==> design.v <==
module bldc_esc #(parameter DATA_WIDTH = 16,parameter debounce = 3)(
  input clk,              		 
  input reset,            		 
  input pwm_en,						 
  input encoder_a,  				 
  input encoder_b,  				 
  input [DATA_WIDTH-1:0] pwm_period,	 
  input [DATA_WIDTH-1:0] period_reference,	 
  input [DATA_WIDTH-1:0] Kp_ext, 
  input [DATA_WIDTH-1:0] Ki_ext, 
  input [DATA_WIDTH-1:0] Kd_ext, 
  input override_internal_pid,		 
  output reg motor_positive,   		 
  output reg motor_negative 			 
);
  reg motor_pwm;
  reg [DATA_WIDTH-1:0] pwm_counter;
  reg [DATA_WIDTH-1:0] pwm_duty_cycle;
  reg [1:0]encoder_state;
  reg [1:0]prev_encoder_state;
  reg [1:0]pwm_direction;
  reg [DATA_WIDTH-1:0] period_speed ; 
  reg [DATA_WIDTH-1:0] speed_ctr;
  reg [DATA_WIDTH-1:0] Kp ;
  reg [DATA_WIDTH-1:0] Ki ;
  reg [DATA_WIDTH-1:0] Kd ;
  reg signed[DATA_WIDTH-1:0] error;
  reg signed[(DATA_WIDTH)-1:0] integral;
  reg signed[DATA_WIDTH-1:0] derivative;
  reg signed [(DATA_WIDTH)-1:0] pid_output;
  reg signed[DATA_WIDTH-1:0] previous_error;
  reg [2:0] encoder_a_shift_reg;
  reg encoder_a_reg;
  reg [2:0] encoder_b_shift_reg;
  reg encoder_b_reg;
 always @(posedge clk or posedge reset) begin
    if (reset) begin
        integral <= 16'b0;
        pwm_counter <= {DATA_WIDTH{1'b0}};
        encoder_state <= 2'b0;
        prev_encoder_state <= 2'b0;
        pwm_direction<=2'b00;
        motor_positive<=1'b0;
        motor_negative<=1'b0;
        Kp <= 16'd1;
        Ki <= 16'd0;
        Kd <= 16'd0;
        speed_ctr<={DATA_WIDTH{1'b0}};
        previous_error <= {DATA_WIDTH{1'b0}};
        error<=8'b0;
        period_speed <= 16'b0;
        pid_output <= 16'b0;
        derivative <= 16'b0;
        pwm_duty_cycle <= 16'b0;
        motor_pwm <= 1'b0;
        encoder_a_shift_reg <= 3'b0;
        encoder_a_reg <= 1'b0;
        encoder_b_shift_reg <= 3'b0;
        encoder_b_reg <= 1'b0;
    end 
    else begin
        encoder_a_shift_reg <= {encoder_a_shift_reg[debounce-2:0],encoder_a};
        if (encoder_a_shift_reg == {debounce{1'b0}} || encoder_a_shift_reg == {debounce{1'b1}})begin
            encoder_a_reg <= encoder_a_shift_reg[0];
        end
        encoder_b_shift_reg <= {encoder_b_shift_reg[debounce-2:0],encoder_b};
        if (encoder_b_shift_reg == {debounce{1'b0}} || encoder_b_shift_reg == {debounce{1'b1}})begin
            encoder_b_reg <= encoder_b_shift_reg[0];
        end
        pid_output <= Kp * error + Ki * integral + Kd * derivative;	 
        if(pid_output<1) begin			 
			pwm_duty_cycle<=pwm_period;
		end 
		else if (pid_output>pwm_period) begin	 
			pwm_duty_cycle<=1;
		end 
		else begin
			pwm_duty_cycle<= pid_output;	 
		end
        derivative <= error - previous_error;
        if (integral + error > 2047) begin  
            integral <= 2047;  
        end 
        else if (integral + error < -2048) begin
            integral <= -2048; 
        end 
        else begin
            integral <= integral + error;  
        end
        previous_error<=error;
        error <= period_reference - period_speed;
        motor_pwm <= (pwm_counter < pwm_duty_cycle) & pwm_en;  
        if (pwm_counter == pwm_period) begin
            pwm_counter <= 16'd0;
        end
        else begin
            pwm_counter <= pwm_counter + 1;
        end
        encoder_state <= {encoder_a_reg, encoder_b_reg};
        prev_encoder_state <= encoder_state;
        case ({encoder_state, prev_encoder_state})
            4'b0100, 4'b1101,4'b1011: begin 
                pwm_direction<=2'b10;
            end
            4'b1000,4'b1110,4'b0111: begin 
                pwm_direction<=2'b01;
            end
            4'b1100, 4'b0011, 4'b1001,4'b0110: begin 
                pwm_direction<=2'b00;
            end
            default: begin
                pwm_direction<=pwm_direction; 
            end
        endcase
        if(pwm_en==1'b0)begin
            motor_positive<=1'b0;
            motor_negative<=1'b0;
		end 
		else begin
            case(pwm_direction)
                2'b00: begin
      				if(period_reference>32767) begin  
						motor_positive<=1'b0;
						motor_negative<=motor_pwm;
					end
					else begin
						motor_positive<=motor_pwm;
						motor_negative<=1'b0;
					end
                end 
                2'b01:begin
                    motor_positive<=1'b0;
                    motor_negative<=motor_pwm;
                end
                2'b10:begin
                    motor_positive<=motor_pwm;
                    motor_negative<=1'b0;
                end
                default: begin
                    motor_positive <= 1'b0;
                    motor_negative <= 1'b0;
                end
            endcase
        end
		if(override_internal_pid) begin
			Kp<=Kp_ext;
			Ki<=Ki_ext;
			Kd<=Kd_ext;
		end 
		else begin
			Kp<=Kp;
			Ki<=Ki;
			Kd<=Kd;
		end
      if((prev_encoder_state[0]==1'b0 && encoder_a_reg==1'b1) || speed_ctr==16'h00ff) begin
            period_speed<=speed_ctr;
            speed_ctr<={DATA_WIDTH{1'b0}};
        end else begin
            speed_ctr<=speed_ctr+1;
        end
    end
 end
endmodule
==> run.sh <==
#!/bin/bash
# the make line also repeats each setting of config.mk as NAME=value (left out here)
make -C /OpenROAD-flow-scripts/flow DESIGN_CONFIG=/design/flow/config.mk WORK_HOME=/design/flow/orfs CLKGATE_MAP_FILE= finish
==> config.mk <==
export PLATFORM = sky130hd
export DESIGN_NAME = bldc_esc
export DESIGN_NICKNAME = bldc_esc
export VERILOG_FILES = /design/flow/design.v
export SDC_FILE = /design/flow/constraint.sdc
export NUM_CORES = 4
export LEC_CHECK = 0
export CAP_MARGIN = 20
export CORE_ASPECT_RATIO = 0.93
export CORE_MARGIN = 2
export CORE_UTILIZATION = 72
export CTS_CLUSTER_DIAMETER = 28
export CTS_CLUSTER_SIZE = 41
export PLACE_DENSITY = 0.37
export SETUP_SLACK_MARGIN = 1.59
export SLEW_MARGIN = 20
==> constraint.sdc <==
create_clock -name core_clock -period 6.47 [get_ports {clk}]
set_input_delay 1.2940 -clock core_clock [delete_from_list [all_inputs] [get_ports {clk}]]
set_output_delay 1.2940 -clock core_clock [all_outputs]
set_load 0.01 [all_outputs]
==> impl_metrics.json, run 1 <==
{
  "cp_num_cells": 23,
  "hp-start": "encoder_a_shift_reg[0]",
  "finalMaxSlewViolations": 0,
  "finClkSkew_ns": 0.0454,
  "regToRegEndpoint": "pid_output[15]",
  "maxClockFrequency_mhz": 145,
  "core.rowCount": 62,
  "crit_top_cell": "fa_1",
  "h_tree_lvl_count": 2,
  "clk_latency_ns": 0.60,
  "totalWireLength_um": 67400,
  "final_min_period_over_clock_period_pct": 106,
  "failed_layout_checks": "negative setup slack",
  "clock-sinks": 210,
  "grt_pass1_vias": 19500,
  "warnings": 35,
  "yosys.area_share.aoi_pct": 5.54,
  "synth.most_common_cell": "inv_1",
  "cts_inserted_buffers": 50,
  "worst_ep_arrival_time_ns": 7.30,
  "enable_flop_cells": 0,
  "report.final.hold_viol_count": 0,
  "yosys.area.top_type_share_pct": 25.6,
  "crit_path_end_kind": "flop",
  "via_per_inst": 5.88,
  "finalWeightedCongestion": 0.950,
  "rrSetupSlack_ns": -0.40,
  "holdPathEnd": "encoder_a_shift_reg[1]",
  "result_of_the_run": "finished with violations",
  "slew-limit-headroom_pct": 34.9,
  "dp_hpwl_um": 46700,
  "common_cells": "inv_1 (492), fa_1 (291), and2_1 (266)",
  "postSynth.topFlopCell": "dfrtp_1",
  "post_drt_wl_per_cell_um": 22.0,
  "yosys-dominant-comb-family": "adder cells",
  "drt_iter0_markers": 1613,
  "postSynthNetCount": 2956,
  "grt_start_max_net_pins": 161,
  "boundaryPins": 88,
  "globalRouteTotalUtil_pct": 40.5,
  "core_um2": 31000,
  "worstHoldPathType": "reg -> reg",
  "hold_path_depth": 0,
  "worst_setup_hold_path_clk_slew_ns": 0.05,
  "holdBufCountCts": 0,
  "adder_share_pct": 37.4,
  "tritoncts": "yes",
  "grt_pass1_wl_um": 103000,
  "layout-area-overhead-vs-synth_pct": 21.3,
  "setup_ws_ns": -0.405,
  "worstRegToRegCells": 23,
  "ys_cells": 2364,
  "drc": 0,
  "synth_simple_gate_area_share_pct": 15.1,
  "syn_area_per_cell_um2": 9.62,
  "antenna_violating_nets_post_route": 0,
  "synth.yosys.seq_area_share_pct": 23.1,
  "xor_share_pct": 7.05,
  "critical_path.reg2reg.startpoint": "Ki[1]",
  "final_nets": 3201,
  "syn-instance-count": 2364,
  "height_of_the_chip_um": 175,
  "dpl-instance-area_um2": 25200,
  "leftover_overflow_at_the_end_of_global_routing": 0,
  "endpoints_failing_setup": 7,
  "die-width_um": 188,
  "max_clock_buf_depth": 3,
  "synth-area-yosys_um2": 22800,
  "design.die.area_um2": 33000,
  "crit_slowest_cell": "fa_1",
  "finalInstanceArea_um2": 27600,
  "numSynthFlops": 210,
  "cp_cell_sequence": "buf_4 -> buf_4 -> and2_1 -> fa_1 -> ha_1 -> ha_1 -> ha_1 -> ha_1 -> fa_1 -> fa_1 -> inv_1 -> fa_1 -> fa_1 -> inv_2 -> ha_4 -> a21oi_1 -> o21bai_4 -> a21oi_2 -> o21bai_4 -> a21oi_2 -> o21ai_2 -> o41ai_2 -> xnor2_1",
  "synth.mux.area_fraction_pct": 2.47,
  "placement.io_buffers": 87,
  "rsz0062_at_grt": "yes",
  "worst_setup_sp": "Ki[1]",
  "critical_path.max_stage_delay_ns": 0.68,
  "synth.area.top_cells": "fa_1 (26%), dfrtp_1 (23%), ha_1 (12%), inv_1 (8.1%), and2_1 (7.3%)",
  "max_slew.worst_pin.slew_ns": 0.966,
  "synth_area_leader_cell": "fa_1",
  "timing.max_cap.violations": 0,
  "critPathKind": "reg -> reg",
  "ys_async_sr_fraction_pct": 100,
  "endpoint": "pid_output[15]",
  "post_synth_num_cell_types": 60,
  "yosysWarnings": 1,
  "critPathLaunchType": "flop",
  "antenna_violations_before_repair": 1,
  "fp-utilization_pct": 73.3,
  "clock_tree.root_cell": "clkbuf_16",
  "timing.critical_path.max_delay_family": "adder cells",
  "critical_path_peak_fanout": 7,
  "vias": 18000,
  "critical_path_required_ns": 6.90,
  "syn_area_um2": 22800,
  "time_the_worst_path_needs_with_i_o_delays_and_setup_ns": 6.87,
  "dr.pass1.iters": 7,
  "cp_num_buf_inv": 4
}
[per-layer routing]
layer | wire length [um] | global-route usage (%) | share of wire, % | vias to the layer above
li1 | - | - | - | 7776
met1 | 25300 | 52.4 | 37 | 8941
met2 | 31500 | 64.8 | 47 | 1038
met3 | 6950 | 9.69 | 10 | 260
met4 | 3660 | 20.0 | 5.4 | 4
met5 | 77 | 0 | 0.11 | -
[cell type report]
type | instances | area (um^2)
antenna | 1 | 2.50
clock inverter | 31 | 403
inverter | 492 | 1860
multi-input combinational | 1597 | 15900
clock buffer | 62 | 1360
fill | 1436 | 3420
sequential | 210 | 5290
timing repair buffer | 258 | 2310
tap | 416 | 520
[per-stage QoR]
step           utilization (%)  hold WS, ns  setup WS [ns]  instances  setup TNS (ns)
2_1_floorplan                -        0.354         0.0234       2364               0
3_3_place_gp              81.3        0.360         -0.189       2949          -0.396
3_5_place_dp              81.3        0.364         -0.419       2949          -0.995
4_1_cts                   88.2        0.377         -0.273       3057          -0.639
5_1_grt                   89.0        0.392         -0.598       3066           -2.95
6_report                  89.0        0.381         -0.405       3067           -1.66
[timing repair]
action	in CTS	in global routing
endpoints found under the setup margin	12	22
hold endpoints to repair	0	0
resized	72	33
pin swaps	27	33
setup buffers	15	9
==> inputs of run 2 (changes only) <==
CELL_PAD_IN_SITES_DETAIL_PLACEMENT = 1   (was default)
CORE_ASPECT_RATIO = 0.67   (was 0.93)
CORE_MARGIN = 6   (was 2)
CORE_UTILIZATION = 28   (was 72)
CTS_CLUSTER_DIAMETER = 103   (was 28)
CTS_CLUSTER_SIZE = default   (was 41)
GPL_ROUTABILITY_DRIVEN = 0   (was default)
HOLD_SLACK_MARGIN = -0.04   (was default)
MAX_ROUTING_LAYER = met5   (was default)
MIN_ROUTING_LAYER = met2   (was default)
PLACE_DENSITY = default   (was 0.37)
PLACE_DENSITY_LB_ADDON = 0.15   (was default)
SETUP_SLACK_MARGIN = 0.16   (was 1.59)
TNS_END_PERCENT = 55   (was default)
clock period = 4.24 ns   (was 6.47 ns; I/O delays follow)
==> impl_metrics.json, run 2 <==
{
  "post_drt_wl_per_cell_um": 20.4,
  "grt_start_max_net_pins": 147,
  "syn_area_um2": 22800,
  "critical_path_required_ns": 4.76,
  "yosys-dominant-comb-family": "adder cells",
  "height_of_the_chip_um": 245,
  "maxClockFrequency_mhz": 144,
  "crit_slowest_cell": "fa_2",
  "vias": 23600,
  "holdBufCountCts": 0,
  "rrSetupSlack_ns": -2.68,
  "slew-limit-headroom_pct": 33.1,
  "finalMaxSlewViolations": 0,
  "cp_num_cells": 21,
  "layout-area-overhead-vs-synth_pct": 26.0,
  "antenna_violating_nets_post_route": 0,
  "synth.area.top_cells": "fa_1 (26%), dfrtp_1 (23%), ha_1 (12%), inv_1 (8.1%), and2_1 (7.3%)",
  "ff_latch_area_um2": 5320,
  "syn_area_per_cell_um2": 9.62,
  "rsz0062_at_grt": "yes",
  "regToRegEndpoint": "pid_output[15]",
  "via_per_inst": 6.24,
  "die-width_um": 360,
  "cp_cell_sequence": "and2_1 -> fa_1 -> fa_1 -> inv_1 -> fa_1 -> fa_1 -> fa_1 -> fa_1 -> fa_2 -> inv_2 -> fa_1 -> inv_2 -> fa_2 -> xnor2_2 -> xnor2_1 -> xnor2_1 -> xnor2_1 -> xnor2_1 -> xnor2_1 -> buf_4 -> xnor2_2",
  "warnings": 32,
  "yosysWarnings": 1,
  "numSynthFlops": 210,
  "yosys.area_share.aoi_pct": 5.54,
  "totalWireLength_um": 77200,
  "placement.io_buffers": 87,
  "dr.pass1.iters": 8,
  "enable_flop_cells": 0,
  "report.final.hold_viol_count": 0,
  "fillerInstances": 9092,
  "drt_iter0_markers": 2157,
  "critical_path.max_stage_delay_ns": 0.62,
  "worstRegToRegCells": 21,
  "syn-instance-count": 2364,
  "clock-sinks": 210,
  "endpoint": "pid_output[15]",
  "result_of_the_run": "finished with violations",
  "setup_ws_ns": -2.68,
  "critical_path.reg2reg.startpoint": "Ki[2]",
  "synth-area-yosys_um2": 22800,
  "tritoncts": "yes",
  "synth_simple_gate_area_share_pct": 15.1,
  "worst_setup_sp": "Ki[2]",
  "timing.critical_path.max_delay_family": "adder cells",
  "design.die.area_um2": 88400,
  "globalRouteTotalUtil_pct": 25.7,
  "core_um2": 79500,
  "cp_num_buf_inv": 4,
  "final_nets": 3280,
  "final_min_period_over_clock_period_pct": 163,
  "max_slew.worst_pin.slew_ns": 1.00,
  "boundaryPins": 88,
  "endpoints_failing_setup": 13,
  "ys_cells": 2364,
  "max_clock_buf_depth": 3,
  "postSynthNetCount": 2956,
  "timing.max_cap.violations": 0,
  "synth.most_common_cell": "inv_1",
  "synth.mux.area_fraction_pct": 2.47,
  "yosys.area.top_type_share_pct": 25.6,
  "clk_latency_ns": 0.62,
  "antenna_violations_before_repair": 0,
  "crit_path_end_kind": "flop",
  "failed_layout_checks": "negative setup slack",
  "worstHoldPathType": "reg -> reg",
  "clock_tree.root_cell": "clkbuf_16",
  "worst_ep_arrival_time_ns": 7.44,
  "post_synth_num_cell_types": 60,
  "grt_pass1_wl_um": 118000,
  "critPathLaunchType": "flop",
  "critPathKind": "reg -> reg",
  "postSynth.topFlopCell": "dfrtp_1",
  "drc": 0,
  "worst_setup_hold_path_clk_slew_ns": 0.07,
  "core.rowCount": 84,
  "dp_hpwl_um": 62200,
  "fp-utilization_pct": 28.6,
  "hold_path_depth": 0,
  "placement.setup.worst_slack_ns": -2.84,
  "synth.yosys.seq_area_share_pct": 23.1,
  "h_tree_lvl_count": 1,
  "common_cells": "inv_1 (492), fa_1 (291), and2_1 (266)",
  "finClkSkew_ns": 0.0273,
  "leftover_overflow_at_the_end_of_global_routing": 0,
  "time_the_worst_path_needs_with_i_o_delays_and_setup_ns": 6.92,
  "synth_area_leader_cell": "fa_1",
  "crit_top_cell": "fa_1",
  "logic_area_um2": 16000,
  "hp-start": "encoder_b_shift_reg[0]",
  "xor_share_pct": 7.05,
  "cts_inserted_buffers": 29,
  "ys_async_sr_fraction_pct": 100,
  "critical_path_peak_fanout": 6,
  "adder_share_pct": 37.4,
  "holdPathEnd": "encoder_b_shift_reg[1]",
  "grt_pass1_vias": 29600
}
## run 2: layout make-up
type	instances	area share (%)
Timing Repair Buffer	358	11.2
Clock buffer	36	2.76
Tap cell	1075	4.69
Multi-Input combinational cell	1597	55.8
Antenna cell	4	0.0349
Clock inverter	15	0.484
Inverter	492	6.46
Sequential cell	210	18.5
## run 2: per-layer routing
layer	GRT usage (%)	vias to the layer above	share of wire (%)
li1	-	7867	-
met2	27.9	6615	49
met1	-	8733	0
met4	2.67	33	4.0
met3	39.8	388	46
met5	9.48	-	1.1
## run 2: repair_timing
action	CTS	global route
buffers inserted	27	27
pin swaps	69	75
setup endpoints to repair	24	25
resized	148	84
## run 2: metrics by stage
stage | hold slack (ns) | std cells | TNS, ns | cell area, um^2 | util [%]
2_1_floorplan | 0.354 | 2364 | -20.69 | 22800 | -
3_3_place_gp | 0.372 | 3678 | -25.62 | 26400 | 33.3
3_5_place_dp | 0.378 | 3678 | -26.54 | 26400 | 33.3
4_1_cts | 0.391 | 3756 | -23.83 | 28100 | 35.4
5_1_grt | 0.402 | 3783 | -27.44 | 28700 | 36.1
6_report | 0.389 | 3787 | -25.27 | 28700 | 36.1
==> inputs of run 3 (changes only) <==
CELL_PAD_IN_SITES_DETAIL_PLACEMENT = 0   (was 1)
CELL_PAD_IN_SITES_GLOBAL_PLACEMENT = 1   (was default)
CORE_ASPECT_RATIO = 1.54   (was 0.67)
CORE_MARGIN = 8   (was 6)
CORE_UTILIZATION = 40   (was 28)
CTS_CLUSTER_DIAMETER = default   (was 103)
GPL_ROUTABILITY_DRIVEN = default   (was 0)
HOLD_SLACK_MARGIN = default   (was -0.04)
MAX_ROUTING_LAYER = default   (was met5)
MIN_ROUTING_LAYER = default   (was met2)
PLACE_DENSITY = 0.72   (was default)
PLACE_DENSITY_LB_ADDON = default   (was 0.15)
SETUP_SLACK_MARGIN = default   (was 0.16)
TNS_END_PERCENT = 30   (was 55)
clock period = 8.0 ns   (was 4.24 ns; I/O delays follow)
==> impl_metrics.json, run 3 <==
{
  "layout-area-overhead-vs-synth_pct": 11.1,
  "core.rowCount": 108,
  "yosys.area.top_type_share_pct": 25.6,
  "maxClockFrequency_mhz": 139,
  "numSynthFlops": 210,
  "timing.max_cap.violations": 0,
  "crit_slowest_cell": "dfrtp_1",
  "worst_setup_sp": "error[3]",
  "cp_cell_sequence": "nand2_1 -> fa_1 -> inv_1 -> fa_1 -> inv_1 -> fa_1 -> inv_1 -> fa_1 -> inv_1 -> fa_1 -> fa_1 -> fa_1 -> inv_1 -> fa_1 -> inv_1 -> fa_1 -> xnor2_1 -> xnor2_1 -> xnor2_1 -> xnor2_1 -> xnor2_1 -> xnor2_1 -> xnor2_1",
  "holdBufCountCts": 0,
  "xor_share_pct": 7.05,
  "critical_path.max_stage_delay_ns": 0.79,
  "syn_area_per_cell_um2": 9.62,
  "warnings": 26,
  "rsz0062_at_grt": "no",
  "critical_path.reg2reg.startpoint": "error[3]",
  "crit_top_cell": "fa_1",
  "totalWireLength_um": 62800,
  "max_clock_buf_depth": 3,
  "common_cells": "inv_1 (492), fa_1 (291), and2_1 (266)",
  "syn_area_um2": 22800,
  "leftover_overflow_at_the_end_of_global_routing": 0,
  "synth.mux.area_fraction_pct": 2.47,
  "fp-utilization_pct": 40.4,
  "finalWeightedCongestion": 0.965,
  "drc": 0,
  "antenna_violations_before_repair": 0,
  "globalRouteTotalUtil_pct": 19.6,
  "antenna_violating_nets_post_route": 0,
  "yosys-dominant-comb-family": "adder cells",
  "cp_num_buf_inv": 6,
  "post_synth_num_cell_types": 60,
  "die-width_um": 208,
  "critPathLaunchType": "flop",
  "worstRegToRegCells": 23,
  "rrSetupSlack_ns": 0.78,
  "height_of_the_chip_um": 312,
  "timing.critical_path.max_delay_family": "adder cells",
  "synth.most_common_cell": "inv_1",
  "sum_neg_setup_slack_ns": 0,
  "grt_start_max_net_pins": 89,
  "clock-sinks": 210,
  "hold_slack_ns": 0.383,
  "clock_tree.root_cell": "clkbuf_16",
  "tritoncts": "yes",
  "hold_path_depth": 0,
  "yosys.area_share.aoi_pct": 5.54,
  "synth-area-yosys_um2": 22800,
  "grt_pass1_vias": 17800,
  "dp_hpwl_um": 52000,
  "finClkSkew_ns": 0.0355,
  "synth.area.top_cells": "fa_1 (26%), dfrtp_1 (23%), ha_1 (12%), inv_1 (8.1%), and2_1 (7.3%)",
  "dr.pass1.iters": 6,
  "ys_cells": 2364,
  "cts_inserted_buffers": 24,
  "critPathKind": "reg -> reg",
  "core_um2": 56300,
  "cp_num_cells": 23,
  "boundaryPins": 88,
  "regToRegEndpoint": "pid_output[15]",
  "cts_setup_buffers": 0,
  "via_per_inst": 5.03,
  "design.die.area_um2": 64900,
  "enable_flop_cells": 0,
  "worstHoldPathType": "reg -> reg",
  "clk_latency_ns": 0.58,
  "worst_setup_hold_path_clk_slew_ns": 0.06,
  "h_tree_lvl_count": 1,
  "critical_path_peak_fanout": 16,
  "placement.io_buffers": 87,
  "time_the_worst_path_needs_with_i_o_delays_and_setup_ns": 7.22,
  "grt_pass1_wl_um": 98200,
  "postSynthNetCount": 2956,
  "adder_share_pct": 37.4,
  "yosysWarnings": 1,
  "report.final.hold_viol_count": 0,
  "synth_area_leader_cell": "fa_1",
  "result_of_the_run": "timing/DRC/antenna clean",
  "gates_resized_cts_repair": 0,
  "critical_path_required_ns": 8.44,
  "endpoints_failing_setup": 0,
  "final_nets": 3017,
  "synth_simple_gate_area_share_pct": 15.1,
  "holdPathEnd": "encoder_a_shift_reg[1]",
  "finalMaxSlewViolations": 0,
  "ys_async_sr_fraction_pct": 100,
  "crit_path_end_kind": "flop",
  "vias": 15900,
  "max_slew.worst_pin.slew_ns": 0.992,
  "post_drt_wl_per_cell_um": 19.9,
  "slew-limit-headroom_pct": 33.9,
  "endpoint": "pid_output[15]",
  "final_min_period_over_clock_period_pct": 90.2,
  "postSynth.topFlopCell": "dfrtp_1",
  "syn-instance-count": 2364,
  "synth.yosys.seq_area_share_pct": 23.1,
  "worst_ep_arrival_time_ns": 7.66,
  "hp-start": "encoder_a_shift_reg[0]",
  "drt_iter0_markers": 632
}
run 3: final cells by class:
class                      count  area (um^2)
timing repair buffer         100          963
fill                        5400        31100
multi-input combinational   1597        15400
clock inverter                13          229
clock buffer                  31          667
antenna                        1         2.50
tap                          715          895
inverter                     492         1850
sequential                   210         5260
run 3: metal layers:
metal / vias up / track usage [%] / share of wire, %
met4: 0 / 12.7 / 7.5
met5: - / 0 / 0
met1: 8005 / 19.2 / 34
li1: 7384 / - / -
met2: 344 / 38.4 / 55
met3: 147 / 1.87 / 3.0
run 3: through the flow:
step / worst slack (ns) / cells / utilization (%) / cell area (um^2)
global route: 0.401 / 3158 / 44.9 / 25300
floorplan: 0.666 / 2364 / - / 22800
CTS: 0.718 / 3158 / 44.9 / 25300
detailed placement: 0.743 / 3114 / 43.3 / 24400
global placement: 0.818 / 3114 / 43.3 / 24400
finish: 0.783 / 3159 / 44.9 / 25300
==> inputs of run 4 (changes only) <==
ABC_AREA = 1   (was default)
CELL_PAD_IN_SITES_DETAIL_PLACEMENT = default   (was 0)
CELL_PAD_IN_SITES_GLOBAL_PLACEMENT = default   (was 1)
CORE_ASPECT_RATIO = default   (was 1.54)
CORE_MARGIN = 2   (was 8)
CORE_UTILIZATION = 70   (was 40)
CTS_CLUSTER_SIZE = 42   (was default)
PLACE_DENSITY = 0.6   (was 0.72)
TNS_END_PERCENT = default   (was 30)
clock period = 5.08 ns   (was 8.0 ns; I/O delays follow)
==> impl_metrics.json, run 4 <==
{
  "result_of_the_run": "finished with violations",
  "failed_layout_checks": "negative setup slack",
  "max_slew.worst_pin.slew_ns": 0.906,
  "rsz0062_at_grt": "yes",
  "antenna_violations_before_repair": 0,
  "crit_path_end_kind": "flop",
  "yosys.area_share.aoi_pct": 4.42,
  "slew-limit-headroom_pct": 39.2,
  "critical_path_peak_fanout": 6,
  "core.rowCount": 67,
  "clock-sinks": 210,
  "synth.most_common_cell": "inv_1",
  "grt_start_max_net_pins": 91,
  "numSynthFlops": 210,
  "clock_tree.root_cell": "clkbuf_16",
  "critPathLaunchType": "flop",
  "dp_hpwl_um": 50100,
  "vias": 20200,
  "finalWeightedCongestion": 0.973,
  "regToRegEndpoint": "pid_output[13]",
  "crit_top_cell": "fa_1",
  "h_tree_lvl_count": 1,
  "synth_simple_gate_area_share_pct": 16.0,
  "ys_async_sr_fraction_pct": 100,
  "postSynth.topFlopCell": "dfrtp_1",
  "timing.max_cap.violations": 0,
  "boundaryPins": 88,
  "leftover_overflow_at_the_end_of_global_routing": 0,
  "critical_path_required_ns": 5.52,
  "worst_setup_hold_path_clk_slew_ns": 0.07,
  "synth.mux.area_fraction_pct": 2.31,
  "holdPathEnd": "encoder_state[1]",
  "die-width_um": 189,
  "cp_num_buf_inv": 7,
  "fp-utilization_pct": 71.2,
  "yosysWarnings": 1,
  "grt_pass1_wl_um": 107000,
  "endpoints_failing_setup": 11,
  "setup_ws_ns": -1.68,
  "drc": 0,
  "final_min_period_over_clock_period_pct": 133,
  "rrSetupSlack_ns": -1.68,
  "syn_area_um2": 23900,
  "yosys-dominant-comb-family": "adder cells",
  "tritoncts": "yes",
  "xor_share_pct": 4.32,
  "ys_cells": 2934,
  "worstRegToRegCells": 26,
  "critical_path.reg2reg.startpoint": "Kd[4]",
  "yosys.area.top_type_share_pct": 24.4,
  "worstHoldPathType": "reg -> reg",
  "synth.area.top_cells": "fa_1 (24%), dfrtp_1 (22%), inv_1 (14%), ha_1 (11%), nand2_1 (11%)",
  "adder_share_pct": 35.7,
  "dr.pass1.iters": 6,
  "report.final.hold_viol_count": 0,
  "syn-instance-count": 2934,
  "max_clock_buf_depth": 3,
  "cts_inserted_buffers": 24,
  "worst_setup_sp": "Kd[4]",
  "holdBufCountCts": 0,
  "design.die.area_um2": 35600,
  "placement.io_buffers": 87,
  "enable_flop_cells": 0,
  "post_drt_wl_per_cell_um": 18.1,
  "timing.critical_path.max_delay_family": "adder cells",
  "fillerInstances": 1971,
  "post_synth_num_cell_types": 60,
  "syn_area_per_cell_um2": 8.14,
  "hold_path_depth": 0,
  "clk_latency_ns": 0.57,
  "height_of_the_chip_um": 189,
  "antenna_violating_nets_post_route": 0,
  "common_cells": "inv_1 (861), nand2_1 (670), fa_1 (291)",
  "synth.yosys.seq_area_share_pct": 22.0,
  "critical_path.max_stage_delay_ns": 0.54,
  "cp_num_cells": 26,
  "postSynthNetCount": 3526,
  "drt_iter0_markers": 1542,
  "synth-area-yosys_um2": 23900,
  "final_nets": 3809,
  "worst_ep_arrival_time_ns": 7.20,
  "maxClockFrequency_mhz": 148,
  "layout-area-overhead-vs-synth_pct": 19.3,
  "crit_slowest_cell": "fa_1",
  "sum_neg_setup_slack_ns": -14.26,
  "via_per_inst": 5.49,
  "totalWireLength_um": 66700,
  "globalRouteTotalUtil_pct": 38.1,
  "critPathKind": "reg -> reg",
  "finalMaxSlewViolations": 0,
  "endpoint": "pid_output[13]",
  "synth_area_leader_cell": "fa_1",
  "finClkSkew_ns": 0.0219,
  "hp-start": "encoder_a_reg",
  "route.antenna.diode_count": 0,
  "grt_pass1_vias": 21400,
  "warnings": 31,
  "time_the_worst_path_needs_with_i_o_delays_and_setup_ns": 6.76,
  "core_um2": 33500
}
-- run 4: through the flow --
stage | setup slack [ns] | utilization [%] | hold WS [ns] | std cells | cell area (um^2)
4_1_cts | -1.49 | 84.3 | 0.383 | 3670 | 28300
6_report | -1.68 | 85.0 | 0.379 | 3681 | 28500
3_3_place_gp | -1.56 | 79.6 | 0.360 | 3584 | 26700
5_1_grt | -1.83 | 85.0 | 0.390 | 3681 | 28500
3_5_place_dp | -1.68 | 79.6 | 0.370 | 3584 | 26700
2_1_floorplan | -1.48 | - | 0.354 | 2934 | 24100
-- run 4: final cells by class --
type                    count  area [um^2]  share of cell area (%)
clock buffers              29          659                    2.31
clock inverters            13          221                   0.777
inverters                 874         3280                    11.5
multi-input cells        1765        15500                    54.4
flip-flops and latches    210         5290                    18.6
well taps                 448          561                    1.97
repair buffers            342         2970                    10.4
-- run 4: repair_timing --
action,in CTS,in global routing
buffers inserted,46,12
gates resized,112,33
pin swaps,76,25
endpoints found under the setup margin,12,12
-- run 4: routing by layer --
metal	track usage [%]	up-vias	wire length [um]
met5	0	-	0
met4	16.4	0	3460
met3	5.92	244	5030
met2	64.7	926	32100
met1	48.8	9896	26100
li1	-	9149	-
==> inputs of run 5 (changes only) <==
CORE_UTILIZATION = 72   (was 70)
CTS_CLUSTER_SIZE = default   (was 42)
TNS_END_PERCENT = 5   (was default)
clock period = 4.34 ns   (was 5.08 ns; I/O delays follow)
==> impl_metrics.json, run 5 <==
{
  "dp_hpwl_um": 50900,
  "adder_share_pct": 35.7,
  "core_um2": 32600,
  "grt_pass1_wl_um": 103000,
  "cts_inserted_buffers": 23,
  "height_of_the_chip_um": 186,
  "yosys-dominant-comb-family": "adder cells",
  "leftover_overflow_at_the_end_of_global_routing": 0,
  "die-width_um": 186,
  "regToRegEndpoint": "pid_output[14]",
  "fillerInstances": 1894,
  "synth_simple_gate_area_share_pct": 16.0,
  "final_nets": 3765,
  "syn-instance-count": 2934,
  "yosysWarnings": 1,
  "failed_layout_checks": "negative setup slack",
  "antenna_violations_before_repair": 1,
  "yosys.area_share.aoi_pct": 4.42,
  "hold_slack_ns": 0.388,
  "drt_iter0_markers": 1623,
  "drc": 0,
  "tritoncts": "yes",
  "syn_area_per_cell_um2": 8.14,
  "slew-limit-headroom_pct": 42.9,
  "crit_path_end_kind": "flop",
  "final_core_utilization_pct": 85.1,
  "postSynthNetCount": 3526,
  "worst_ep_arrival_time_ns": 7.33,
  "layout-area-overhead-vs-synth_pct": 16.2,
  "grt_start_max_net_pins": 74,
  "h_tree_lvl_count": 1,
  "synth-area-yosys_um2": 23900,
  "via_per_inst": 5.41,
  "vias": 19600,
  "maxClockFrequency_mhz": 145,
  "finClkSkew_ns": 0.0153,
  "clock_tree.root_cell": "clkbuf_16",
  "critical_path.reg2reg.startpoint": "integral[1]",
  "rrSetupSlack_ns": -2.57,
  "max_slew.worst_pin.slew_ns": 0.856,
  "critical_path_peak_fanout": 5,
  "endpoint": "pid_output[14]",
  "globalRouteTotalUtil_pct": 38.4,
  "numSynthFlops": 210,
  "dpl-instance-area_um2": 26600,
  "final_min_period_over_clock_period_pct": 159,
  "setup_ws_ns": -2.57,
  "synth_area_leader_cell": "fa_1",
  "synth.most_common_cell": "inv_1",
  "ys_async_sr_fraction_pct": 100,
  "holdPathEnd": "encoder_state[0]",
  "grt_pass1_vias": 20700,
  "timing.max_cap.violations": 0,
  "clk_latency_ns": 0.55,
  "route.antenna.diode_count": 0,
  "antenna_violating_nets_post_route": 0,
  "dr.pass1.iters": 5,
  "max_clock_buf_depth": 3,
  "enable_flop_cells": 0,
  "xor_share_pct": 4.32,
  "postSynth.topFlopCell": "dfrtp_1",
  "worstRegToRegCells": 28,
  "warnings": 31,
  "crit_slowest_cell": "fa_1",
  "totalWireLength_um": 63800,
  "rsz0062_at_grt": "yes",
  "critical_path.max_stage_delay_ns": 0.53,
  "cp_num_cells": 28,
  "post_synth_num_cell_types": 60,
  "finalWeightedCongestion": 1.00,
  "yosys.area.top_type_share_pct": 24.4,
  "worst_setup_hold_path_clk_slew_ns": 0.06,
  "common_cells": "inv_1 (861), nand2_1 (670), fa_1 (291)",
  "time_the_worst_path_needs_with_i_o_delays_and_setup_ns": 6.91,
  "finalInstanceArea_um2": 27800,
  "result_of_the_run": "finished with violations",
  "holdBufCountCts": 0,
  "critPathKind": "reg -> reg",
  "worst_setup_sp": "integral[1]",
  "design.die.area_um2": 34600,
  "timing.critical_path.max_delay_family": "adder cells",
  "crit_top_cell": "fa_1",
  "fp-utilization_pct": 73.2,
  "hold_path_depth": 0,
  "clock-sinks": 210,
  "syn_area_um2": 23900,
  "endpoints_failing_setup": 13,
  "synth.yosys.seq_area_share_pct": 22.0,
  "core.rowCount": 66,
  "boundaryPins": 88,
  "report.final.hold_viol_count": 0,
  "critPathLaunchType": "flop",
  "post_drt_wl_per_cell_um": 17.6,
  "critical_path_required_ns": 4.76,
  "synth.area.top_cells": "fa_1 (24%), dfrtp_1 (22%), inv_1 (14%), ha_1 (11%), nand2_1 (11%)",
  "hp-start": "encoder_b_reg",
  "cp_num_buf_inv": 9,
  "worstHoldPathType": "reg -> reg",
  "synth.mux.area_fraction_pct": 2.31,
  "placement.io_buffers": 87,
  "ys_cells": 2934,
  "finalMaxSlewViolations": 0
}
[run 5: stage by stage]
stage,std cells,TNS (ns),worst slack (ns)
3_3_place_gp,3580,-21.99,-2.37
2_1_floorplan,2934,-20.02,-2.24
4_1_cts,3623,-21.59,-2.34
3_5_place_dp,3580,-23.70,-2.53
6_report,3628,-23.33,-2.57
5_1_grt,3628,-25.11,-2.72
[run 5: per-layer routing]
layer  track usage (%)  routed length, um  vias to the layer above
met5                 0                  0                        -
met2              64.3              30400                      848
met4              15.7               2970                        0
met1              49.5              25300                     9529
li1                  -                  -                     9067
met3              7.43               5110                      193
[run 5: final cells by class]
type | count | area, um^2 | share of cell area [%]
Tap cell | 442 | 553 | 1.99
Timing Repair Buffer | 299 | 2530 | 9.12
Inverter | 874 | 3280 | 11.8
Clock buffer | 31 | 656 | 2.36
Clock inverter | 7 | 125 | 0.451
Multi-Input combinational cell | 1765 | 15300 | 55.2
Sequential cell | 210 | 5300 | 19.1
[run 5: what timing repair did]
| item | CTS | global route |
|---|---|---|
| resized | 48 | 42 |
| pin swaps | 27 | 23 |
| buffers inserted | 5 | 5 |
| endpoints found under the setup margin | 13 | 13 |
==> inputs of run 6 (changes only) <==
ABC_AREA = default   (was 1)
CORE_UTILIZATION = 64   (was 72)
PLACE_DENSITY = default   (was 0.6)
TNS_END_PERCENT = default   (was 5)
clock period = 5.22 ns   (was 4.34 ns; I/O delays follow)
==> impl_metrics.json, run 6 <==
{
  "result_of_the_run": "finished with violations",
  "failed_layout_checks": "negative setup slack",
  "synth-area-yosys_um2": 22800,
  "height_of_the_chip_um": 193,
  "postSynthNetCount": 2956,
  "time_the_worst_path_needs_with_i_o_delays_and_setup_ns": 6.66,
  "clock-sinks": 210,
  "clock_tree.root_cell": "clkbuf_16",
  "setup_ws_ns": -1.44,
  "critPathKind": "reg -> reg",
  "synth.mux.area_fraction_pct": 2.47,
  "adder_share_pct": 37.4,
  "grt_pass1_vias": 17900,
  "worstRegToRegCells": 24,
  "timing.critical_path.max_delay_family": "adder cells",
  "regToRegEndpoint": "pid_output[15]",
  "via_per_inst": 5.42,
  "vias": 16900,
  "timing.max_cap.violations": 0,
  "numSynthFlops": 210,
  "design.die.area_um2": 37100,
  "hold_path_depth": 0,
  "grt_start_max_net_pins": 160,
  "tritoncts": "yes",
  "drc": 0,
  "final_min_period_over_clock_period_pct": 128,
  "crit_slowest_cell": "fa_1",
  "synth_simple_gate_area_share_pct": 15.1,
  "finClkSkew_ns": 0.0256,
  "yosys.area_share.aoi_pct": 5.54,
  "common_cells": "inv_1 (492), fa_1 (291), and2_1 (266)",
  "antenna_violations_before_repair": 2,
  "core_um2": 35300,
  "cp_num_cells": 24,
  "post_synth_num_cell_types": 60,
  "yosys.area.top_type_share_pct": 25.6,
  "worst_ep_arrival_time_ns": 7.10,
  "grt_pass1_wl_um": 94400,
  "holdPathEnd": "encoder_b_shift_reg[1]",
  "final_nets": 3232,
  "yosys-dominant-comb-family": "adder cells",
  "placement.io_buffers": 87,
  "core.rowCount": 69,
  "critical_path.max_stage_delay_ns": 0.54,
  "syn_area_um2": 22800,
  "leftover_overflow_at_the_end_of_global_routing": 0,
  "critPathLaunchType": "flop",
  "placement.setup.worst_slack_ns": -1.52,
  "h_tree_lvl_count": 1,
  "finalWeightedCongestion": 0.937,
  "fp-utilization_pct": 64.4,
  "postSynth.topFlopCell": "dfrtp_1",
  "antenna_violating_nets_post_route": 0,
  "die-width_um": 193,
  "worst_setup_hold_path_clk_slew_ns": 0.06,
  "post_drt_wl_per_cell_um": 19.1,
  "totalWireLength_um": 59500,
  "globalRouteTotalUtil_pct": 33.4,
  "report.final.hold_viol_count": 0,
  "synth.yosys.seq_area_share_pct": 23.1,
  "slew-limit-headroom_pct": 34.9,
  "route.antenna.diode_count": 0,
  "critical_path_required_ns": 5.65,
  "worstHoldPathType": "reg -> reg",
  "clk_latency_ns": 0.56,
  "worst_setup_sp": "error[3]",
  "syn_area_per_cell_um2": 9.62,
  "finalMaxSlewViolations": 0,
  "yosysWarnings": 1,
  "crit_path_end_kind": "flop",
  "ys_cells": 2364,
  "syn-instance-count": 2364,
  "critical_path_peak_fanout": 6,
  "cp_num_buf_inv": 8,
  "synth.most_common_cell": "inv_1",
  "cts_inserted_buffers": 25,
  "rrSetupSlack_ns": -1.44,
  "synth_area_leader_cell": "fa_1",
  "dr.pass1.iters": 5,
  "endpoint": "pid_output[15]",
  "max_clock_buf_depth": 3,
  "synth.area.top_cells": "fa_1 (26%), dfrtp_1 (23%), ha_1 (12%), inv_1 (8.1%), and2_1 (7.3%)",
  "xor_share_pct": 7.05,
  "rsz0062_at_grt": "yes",
  "enable_flop_cells": 0,
  "dp_hpwl_um": 48100,
  "drt_iter0_markers": 971,
  "layout-area-overhead-vs-synth_pct": 19.2,
  "warnings": 33,
  "critical_path.reg2reg.startpoint": "error[3]",
  "crit_top_cell": "fa_1",
  "boundaryPins": 88,
  "hp-start": "encoder_b_shift_reg[0]",
  "cp_cell_sequence": "buf_12 -> and2_4 -> fa_1 -> inv_1 -> fa_1 -> fa_1 -> inv_1 -> fa_1 -> inv_2 -> fa_1 -> inv_2 -> fa_1 -> fa_1 -> fa_1 -> inv_2 -> fa_1 -> inv_2 -> ha_4 -> inv_4 -> o21bai_4 -> a21oi_4 -> o21ai_2 -> o41ai_2 -> xnor2_1",
  "endpoints_failing_setup": 11,
  "maxClockFrequency_mhz": 150,
  "max_slew.worst_pin.slew_ns": 0.976,
  "ys_async_sr_fraction_pct": 100
}
run 6: timing repair:
| action | in CTS | in global routing |
|---|---|---|
| buffers inserted | 14 | 11 |
| hold buffers | 0 | 0 |
| resized | 48 | 58 |
| setup endpoints to repair | 11 | 12 |
| pin swaps | 10 | 50 |
run 6: stage by stage:
| stage | TNS (ns) | std cells | util (%) | hold slack [ns] | instance area (um^2) |
|---|---|---|---|---|---|
| 5_1_grt | -12.91 | 3120 | 76.8 | 0.391 | 27100 |
| 6_report | -11.19 | 3120 | 76.8 | 0.375 | 27100 |
| 4_1_cts | -11.23 | 3109 | 76.0 | 0.379 | 26800 |
| 2_1_floorplan | -8.08 | 2364 | - | 0.354 | 23000 |
| 3_5_place_dp | -12.39 | 3049 | 72.8 | 0.366 | 25700 |
| 3_3_place_gp | -11.73 | 3049 | 72.8 | 0.360 | 25700 |
run 6: per-layer routing:
layer,track usage (%),wire length (um)
met4,11.2,2030
met1,46.9,25800
met5,0,0
met3,5.40,3890
met2,53.4,27800
run 6: area by class of cell:
class,count,area [um^2]
sequential,210,5290
inverter,492,1860
clock inverter,12,173
multi-input combinational,1597,15800
fill,2457,8180
clock buffer,34,689
timing repair buffer,314,2750
tap,461,577
==> inputs of run 7 (changes only) <==
CORE_UTILIZATION = 66   (was 64)
CTS_CLUSTER_SIZE = 98   (was default)
PLACE_DENSITY = 0.36   (was default)
clock period = 2.65 ns   (was 5.22 ns; I/O delays follow)
==> impl_metrics.json, run 7 <==
{
  "result_of_the_run": "finished with violations",
  "failed_layout_checks": "negative setup slack",
  "cp_cell_sequence": "and2_4 -> fa_1 -> fa_1 -> inv_2 -> fa_1 -> inv_1 -> ha_1 -> fa_1 -> fa_1 -> fa_1 -> fa_1 -> inv_1 -> fa_1 -> inv_2 -> ha_4 -> inv_4 -> o21bai_4 -> a21oi_2 -> o21bai_4 -> a21oi_4 -> o21ai_2 -> o41ai_2 -> xnor2_1",
  "finalMaxSlewViolations": 0,
  "timing.critical_path.max_delay_family": "adder cells",
  "worst_setup_hold_path_clk_slew_ns": 0.06,
  "core_um2": 33700,
  "setup_ws_ns": -4.06,
  "syn_area_per_cell_um2": 9.62,
  "post_drt_wl_per_cell_um": 19.5,
  "core.rowCount": 67,
  "fp-utilization_pct": 67.5,
  "design.die.area_um2": 36000,
  "die-width_um": 190,
  "syn-instance-count": 2364,
  "final_nets": 3334,
  "yosys.area_share.aoi_pct": 5.54,
  "synth.area.top_cells": "fa_1 (26%), dfrtp_1 (23%), ha_1 (12%), inv_1 (8.1%), and2_1 (7.3%)",
  "globalRouteTotalUtil_pct": 35.7,
  "worstHoldPathType": "reg -> reg",
  "regToRegEndpoint": "pid_output[15]",
  "maxClockFrequency_mhz": 149,
  "slew-limit-headroom_pct": 55.9,
  "h_tree_lvl_count": 1,
  "clock-sinks": 210,
  "report.final.hold_viol_count": 0,
  "vias": 17700,
  "max_clock_buf_depth": 3,
  "crit_slowest_cell": "fa_1",
  "critPathKind": "reg -> reg",
  "drc": 0,
  "placement.io_buffers": 87,
  "cp_num_buf_inv": 5,
  "layout-area-overhead-vs-synth_pct": 25.7,
  "numSynthFlops": 210,
  "synth-area-yosys_um2": 22800,
  "antenna_violating_nets_post_route": 0,
  "final_min_period_over_clock_period_pct": 253,
  "dp_hpwl_um": 48800,
  "enable_flop_cells": 0,
  "drt_iter0_markers": 1161,
  "hp-start": "encoder_b_shift_reg[0]",
  "post_synth_num_cell_types": 60,
  "tritoncts": "yes",
  "ys_cells": 2364,
  "rrSetupSlack_ns": -4.06,
  "endpoints_failing_setup": 33,
  "adder_share_pct": 37.4,
  "worst_ep_arrival_time_ns": 7.13,
  "clk_latency_ns": 0.57,
  "critical_path.reg2reg.startpoint": "derivative[4]",
  "worst_setup_sp": "derivative[4]",
  "common_cells": "inv_1 (492), fa_1 (291), and2_1 (266)",
  "xor_share_pct": 7.05,
  "synth.mux.area_fraction_pct": 2.47,
  "worstRegToRegCells": 23,
  "dr.pass1.iters": 5,
  "yosysWarnings": 1,
  "ys_async_sr_fraction_pct": 100,
  "via_per_inst": 5.51,
  "grt_pass1_vias": 19200,
  "critPathLaunchType": "flop",
  "critical_path_peak_fanout": 7,
  "antenna_violations_before_repair": 2,
  "postSynth.topFlopCell": "dfrtp_1",
  "totalWireLength_um": 62400,
  "warnings": 31,
  "cts_inserted_buffers": 24,
  "height_of_the_chip_um": 190,
  "boundaryPins": 88,
  "yosys-dominant-comb-family": "adder cells",
  "finalWeightedCongestion": 0.956,
  "holdPathEnd": "encoder_b_shift_reg[1]",
  "rsz0062_at_grt": "yes",
  "clock_tree.root_cell": "clkbuf_16",
  "yosys.area.top_type_share_pct": 25.6,
  "synth.most_common_cell": "inv_1",
  "synth.yosys.seq_area_share_pct": 23.1,
  "crit_top_cell": "fa_1",
  "critical_path_required_ns": 3.07,
  "placement.setup.worst_slack_ns": -4.07,
  "syn_area_um2": 22800,
  "time_the_worst_path_needs_with_i_o_delays_and_setup_ns": 6.71,
  "hold_path_depth": 0,
  "max_slew.worst_pin.slew_ns": 0.660,
  "grt_pass1_wl_um": 98900,
  "crit_path_end_kind": "flop",
  "finClkSkew_ns": 0.0287,
  "timing.max_cap.violations": 0,
  "sum_neg_setup_slack_ns": -53.95,
  "postSynthNetCount": 2956,
  "grt_start_max_net_pins": 50,
  "leftover_overflow_at_the_end_of_global_routing": 0,
  "cp_num_cells": 23,
  "critical_path.max_stage_delay_ns": 0.55,
  "synth_area_leader_cell": "fa_1",
  "endpoint": "pid_output[15]",
  "synth_simple_gate_area_share_pct": 15.1
}
-- run 7: metal layers --
layer  global-route usage (%)  share of wire (%)  vias up
met5                        0                  0        -
met4                     14.9                4.5        0
met3                     6.83                7.1      149
met2                     58.5                 48      619
met1                     47.1                 41     8890
li1                         -                  -     8029
-- run 7: what timing repair did --
action	in CTS	in global routing
gates cloned	2	0
endpoints found under the setup margin	35	54
setup buffers	25	24
pin swaps	63	64
resized	129	81
hold buffers	0	0
-- run 7: metrics by stage --
stage                     hold slack, ns  utilization [%]  instance area (um^2)  cells
after floorplan                    0.354                -                 23200   2364
after global placement             0.357             78.8                 26600   3118
after detailed placement           0.363             78.8                 26600   3118
after CTS                          0.376             83.3                 28100   3187
after global routing               0.393             84.8                 28600   3207
final                              0.375             84.8                 28600   3208
-- run 7: area by class of cell --
cell class	instances	area, um^2
multi-input cells	1597	16300
well taps	448	561
diodes	1	2.50
clock buffers	36	706
fillers	1904	5110
clock inverters	7	67.6
flip-flops and latches	210	5290
inverters	492	1860
repair buffers	417	3760
==> inputs of run 8 (changes only) <==
ABC_AREA = 1   (was default)
CELL_PAD_IN_SITES_DETAIL_PLACEMENT = 1   (was default)
CORE_ASPECT_RATIO = 1.26   (was default)
CORE_MARGIN = 6   (was 2)
CORE_UTILIZATION = 28   (was 66)
CTS_CLUSTER_DIAMETER = 103   (was default)
CTS_CLUSTER_SIZE = default   (was 98)
GPL_ROUTABILITY_DRIVEN = 1   (was default)
GPL_TIMING_DRIVEN = 0   (was default)
MAX_ROUTING_LAYER = met5   (was default)
MIN_ROUTING_LAYER = met1   (was default)
PLACE_DENSITY = default   (was 0.36)
PLACE_DENSITY_LB_ADDON = 0.15   (was default)
SETUP_SLACK_MARGIN = 0.8   (was default)
TNS_END_PERCENT = 55   (was default)
clock period = 4.24 ns   (was 2.65 ns; I/O delays follow)
==> impl_metrics.json, run 8 <==
{
  "result_of_the_run": "finished with violations",
  "failed_layout_checks": "negative setup slack",
  "synth.most_common_cell": "inv_1",
  "ys_async_sr_fraction_pct": 100,
  "fp-utilization_pct": 28.4,
  "boundaryPins": 88,
  "drt_iter0_markers": 523,
  "crit_top_cell": "fa_1",
  "endpoints_failing_setup": 13,
  "fillerInstances": 10000,
  "final_nets": 3735,
  "worst_ep_arrival_time_ns": 7.32,
  "yosys.area_share.aoi_pct": 4.42,
  "cp_num_buf_inv": 8,
  "max_slew.worst_pin.slew_ns": 0.989,
  "antenna_violating_nets_post_route": 0,
  "synth.mux.area_fraction_pct": 2.31,
  "setup_ws_ns": -2.59,
  "synth-area-yosys_um2": 23900,
  "cts_inserted_buffers": 27,
  "ff_latch_area_um2": 5310,
  "grt_pass1_wl_um": 115000,
  "dp_hpwl_um": 59300,
  "crit_slowest_cell": "fa_2",
  "dr.pass1.iters": 4,
  "finClkSkew_ns": 0.0238,
  "worstRegToRegCells": 27,
  "critical_path_required_ns": 4.73,
  "warnings": 29,
  "finalWeightedCongestion": 0.837,
  "synth_area_leader_cell": "fa_1",
  "via_per_inst": 4.36,
  "hold_path_depth": 0,
  "report.final.hold_viol_count": 0,
  "common_cells": "inv_1 (861), nand2_1 (670), fa_1 (291)",
  "endpoint": "pid_output[14]",
  "height_of_the_chip_um": 340,
  "worst_setup_hold_path_clk_slew_ns": 0.06,
  "critPathLaunchType": "flop",
  "postSynth.topFlopCell": "dfrtp_1",
  "rsz0062_at_grt": "yes",
  "dpl-instance-area_um2": 26400,
  "rrSetupSlack_ns": -2.59,
  "grt_pass1_vias": 20800,
  "ys_cells": 2934,
  "syn_area_per_cell_um2": 8.14,
  "core_um2": 84000,
  "worst_setup_sp": "error[3]",
  "logic_area_um2": 15400,
  "h_tree_lvl_count": 1,
  "totalWireLength_um": 72200,
  "clk_latency_ns": 0.58,
  "drc": 0,
  "antenna_violations_before_repair": 2,
  "globalRouteTotalUtil_pct": 15.7,
  "syn_area_um2": 23900,
  "die-width_um": 272,
  "critical_path_peak_fanout": 5,
  "final_min_period_over_clock_period_pct": 161,
  "tritoncts": "yes",
  "core.rowCount": 119,
  "critPathKind": "reg -> reg",
  "design.die.area_um2": 92500,
  "synth.yosys.seq_area_share_pct": 22.0,
  "numSynthFlops": 210,
  "worstHoldPathType": "reg -> reg",
  "xor_share_pct": 4.32,
  "adder_share_pct": 35.7,
  "timing.max_cap.violations": 0,
  "crit_path_end_kind": "flop",
  "timing.critical_path.max_delay_family": "adder cells",
  "vias": 18500,
  "critical_path.max_stage_delay_ns": 0.57,
  "sum_neg_setup_slack_ns": -24.72,
  "cp_num_cells": 27,
  "syn-instance-count": 2934,
  "yosys-dominant-comb-family": "adder cells",
  "synth_simple_gate_area_share_pct": 16.0,
  "placement.setup.worst_slack_ns": -3.76,
  "layout-area-overhead-vs-synth_pct": 21.0,
  "regToRegEndpoint": "pid_output[14]",
  "grt_start_max_net_pins": 32,
  "placement.io_buffers": 86,
  "critical_path.reg2reg.startpoint": "error[3]",
  "route.antenna.diode_count": 0,
  "slew-limit-headroom_pct": 34.1,
  "finalMaxSlewViolations": 0,
  "finalInstanceArea_um2": 28900,
  "clock-sinks": 210,
  "leftover_overflow_at_the_end_of_global_routing": 0,
  "postSynthNetCount": 3526,
  "yosysWarnings": 1,
  "holdPathEnd": "encoder_state[1]",
  "enable_flop_cells": 0,
  "post_drt_wl_per_cell_um": 17.0,
  "synth.area.top_cells": "fa_1 (24%), dfrtp_1 (22%), inv_1 (14%), ha_1 (11%), nand2_1 (11%)",
  "hp-start": "encoder_a_reg",
  "post_synth_num_cell_types": 60,
  "time_the_worst_path_needs_with_i_o_delays_and_setup_ns": 6.83,
  "yosys.area.top_type_share_pct": 24.4,
  "clock_tree.root_cell": "clkbuf_16",
  "maxClockFrequency_mhz": 146,
  "max_clock_buf_depth": 3
}
## run 8: repair_timing
action / 4_1_cts / 5_1_grt
hold buffers: 0 / 0
resized: 219 / 72
gates cloned: 2 / 0
pin swaps: 64 / 57
setup endpoints to repair: 17 / 14
setup buffers: 59 / 25
## run 8: per-stage QoR
step	hold WS (ns)	util (%)	cells
3_5_place_dp	0.363	31.5	4117
6_report	0.373	34.4	4251
3_3_place_gp	0.361	31.3	4109
4_1_cts	0.376	34.0	4226
5_1_grt	0.382	34.4	4251
2_1_floorplan	0.354	-	2934
## run 8: area by class of cell
| cell class | count | area share (%) |
|---|---|---|
| Clock buffer | 39 | 2.70 |
| Timing Repair Buffer | 180 | 5.98 |
| Sequential cell | 210 | 18.4 |
| Tap cell | 1089 | 4.72 |
| Multi-Input combinational cell | 1765 | 53.4 |
| Buffer | 85 | 3.08 |
| Inverter | 874 | 11.4 |
| Clock inverter | 9 | 0.351 |
## run 8: metal layers
metal  vias to the layer above  track usage, %  share of wire (%)
met1                      9270            17.9                 40
met4                         2            3.99                2.8
li1                       9002               -                  -
met5                         -               0              0.018
met2                       177            30.8                 54
met3                        85            1.91                2.9
==> inputs of run 9 (changes only) <==
ABC_AREA = default   (was 1)
CELL_PAD_IN_SITES_DETAIL_PLACEMENT = 0   (was 1)
CORE_UTILIZATION = 65   (was 28)
GPL_TIMING_DRIVEN = default   (was 0)
clock period = 7.36 ns   (was 4.24 ns; I/O delays follow)
==> impl_metrics.json, run 9 <==
{
  "slew-limit-headroom_pct": 40.3,
  "critical_path.max_stage_delay_ns": 0.56,
  "fp-utilization_pct": 66.3,
  "core_um2": 34300,
  "design.die.area_um2": 39700,
  "critPathKind": "reg -> reg",
  "grt_pass1_wl_um": 100000,
  "layout-area-overhead-vs-synth_pct": 14.1,
  "dp_hpwl_um": 50500,
  "tritoncts": "yes",
  "synth_simple_gate_area_share_pct": 15.1,
  "cts_inserted_buffers": 25,
  "postSynth.topFlopCell": "dfrtp_1",
  "worstHoldPathType": "reg -> reg",
  "cp_num_cells": 24,
  "globalRouteTotalUtil_pct": 32.8,
  "worst_setup_hold_path_clk_slew_ns": 0.07,
  "die-width_um": 179,
  "yosys-dominant-comb-family": "adder cells",
  "crit_top_cell": "fa_1",
  "boundaryPins": 88,
  "finalMaxSlewViolations": 0,
  "worst_ep_arrival_time_ns": 7.35,
  "post_drt_wl_per_cell_um": 21.1,
  "finalWeightedCongestion": 0.992,
  "clock_tree.root_cell": "clkbuf_16",
  "final_min_period_over_clock_period_pct": 93.2,
  "ys_cells": 2364,
  "totalWireLength_um": 63500,
  "synth-area-yosys_um2": 22800,
  "yosys.area_share.aoi_pct": 5.54,
  "leftover_overflow_at_the_end_of_global_routing": 0,
  "xor_share_pct": 7.05,
  "postSynthNetCount": 2956,
  "syn_area_um2": 22800,
  "antenna_violating_nets_post_route": 0,
  "rsz0062_at_grt": "yes",
  "timing.max_cap.violations": 0,
  "drt_iter0_markers": 1349,
  "rrSetupSlack_ns": 0.50,
  "syn-instance-count": 2364,
  "cp_num_buf_inv": 7,
  "regToRegEndpoint": "pid_output[12]",
  "timing.critical_path.max_delay_family": "adder cells",
  "critical_path_required_ns": 7.84,
  "worstRegToRegCells": 24,
  "syn_area_per_cell_um2": 9.62,
  "hp-start": "encoder_a_shift_reg[0]",
  "time_the_worst_path_needs_with_i_o_delays_and_setup_ns": 6.86,
  "critical_path.reg2reg.startpoint": "Kd[2]",
  "h_tree_lvl_count": 1,
  "drc": 0,
  "adder_share_pct": 37.4,
  "critPathLaunchType": "flop",
  "common_cells": "inv_1 (492), fa_1 (291), and2_1 (266)",
  "height_of_the_chip_um": 222,
  "finClkSkew_ns": 0.0200,
  "critical_path_peak_fanout": 3,
  "yosysWarnings": 1,
  "post_synth_num_cell_types": 60,
  "endpoints_failing_setup": 0,
  "dr.pass1.iters": 5,
  "ys_async_sr_fraction_pct": 100,
  "numSynthFlops": 210,
  "worst_setup_sp": "Kd[2]",
  "crit_slowest_cell": "fa_1",
  "final_core_utilization_pct": 75.6,
  "hold_path_depth": 0,
  "result_of_the_run": "timing/DRC/antenna clean",
  "yosys.area.top_type_share_pct": 25.6,
  "via_per_inst": 5.65,
  "antenna_violations_before_repair": 0,
  "maxClockFrequency_mhz": 146,
  "holdBufCountCts": 0,
  "synth.most_common_cell": "inv_1",
  "synth.mux.area_fraction_pct": 2.47,
  "max_slew.worst_pin.slew_ns": 0.896,
  "sum_neg_setup_slack_ns": 0,
  "report.final.hold_viol_count": 0,
  "final_nets": 3107,
  "vias": 17000,
  "clock-sinks": 210,
  "max_clock_buf_depth": 3,
  "core.rowCount": 76,
  "crit_path_end_kind": "flop",
  "grt_start_max_net_pins": 106,
  "placement.io_buffers": 87,
  "synth.yosys.seq_area_share_pct": 23.1,
  "enable_flop_cells": 0,
  "synth.area.top_cells": "fa_1 (26%), dfrtp_1 (23%), ha_1 (12%), inv_1 (8.1%), and2_1 (7.3%)",
  "endpoint": "pid_output[12]",
  "holdPathEnd": "encoder_a_shift_reg[1]",
  "warnings": 32,
  "synth_area_leader_cell": "fa_1",
  "grt_pass1_vias": 18400,
  "clk_latency_ns": 0.56,
  "cp_cell_sequence": "buf_6 -> and2_1 -> fa_1 -> fa_1 -> inv_1 -> fa_1 -> inv_1 -> ha_4 -> fa_1 -> fa_1 -> fa_1 -> fa_1 -> inv_2 -> fa_1 -> inv_2 -> ha_4 -> inv_2 -> o21bai_1 -> a21oi_1 -> o21bai_1 -> nand4_1 -> buf_4 -> nand3b_1 -> xor2_1"
}
run 9: metal layers:
| layer | part of all wire (%) | vias to the layer above | wire length [um] | global-route usage, % |
|---|---|---|---|---|
| met1 | 37 | 8481 | 23500 | 39.9 |
| met5 | 0 | - | 0 | 0 |
| met2 | 50 | 680 | 31600 | 55.5 |
| li1 | - | 7579 | - | - |
| met3 | 6.3 | 234 | 3970 | 5.04 |
| met4 | 7.0 | 0 | 4460 | 17.7 |
run 9: stage by stage:
| stage | cells | setup slack [ns] | cell area [um^2] | hold slack [ns] |
|---|---|---|---|---|
| 4_1_cts | 2987 | 0.603 | 25700 | 0.393 |
| 3_3_place_gp | 2887 | 0.437 | 24200 | 0.371 |
| 3_5_place_dp | 2887 | 0.283 | 24200 | 0.377 |
| 2_1_floorplan | 2364 | 0.696 | 22800 | 0.354 |
| 6_report | 3003 | 0.499 | 26000 | 0.383 |
| 5_1_grt | 3002 | 0.322 | 26000 | 0.407 |
run 9: layout make-up:
class | count | area [um^2]
Sequential cell | 210 | 5320
Multi-Input combinational cell | 1597 | 15600
Clock buffer | 31 | 698
Fill cell | 2464 | 8370
Inverter | 492 | 1850
Clock inverter | 15 | 200
Timing Repair Buffer | 189 | 1680
Tap cell | 468 | 586
Antenna cell | 1 | 2.50
run 9: timing repair:
action / in CTS / in global routing
gates resized: 63 / 42
buffers inserted: 54 / 15
endpoints found under the setup margin: 6 / 7
hold endpoints to repair: 0 / 0
pin swaps: 24 / 34
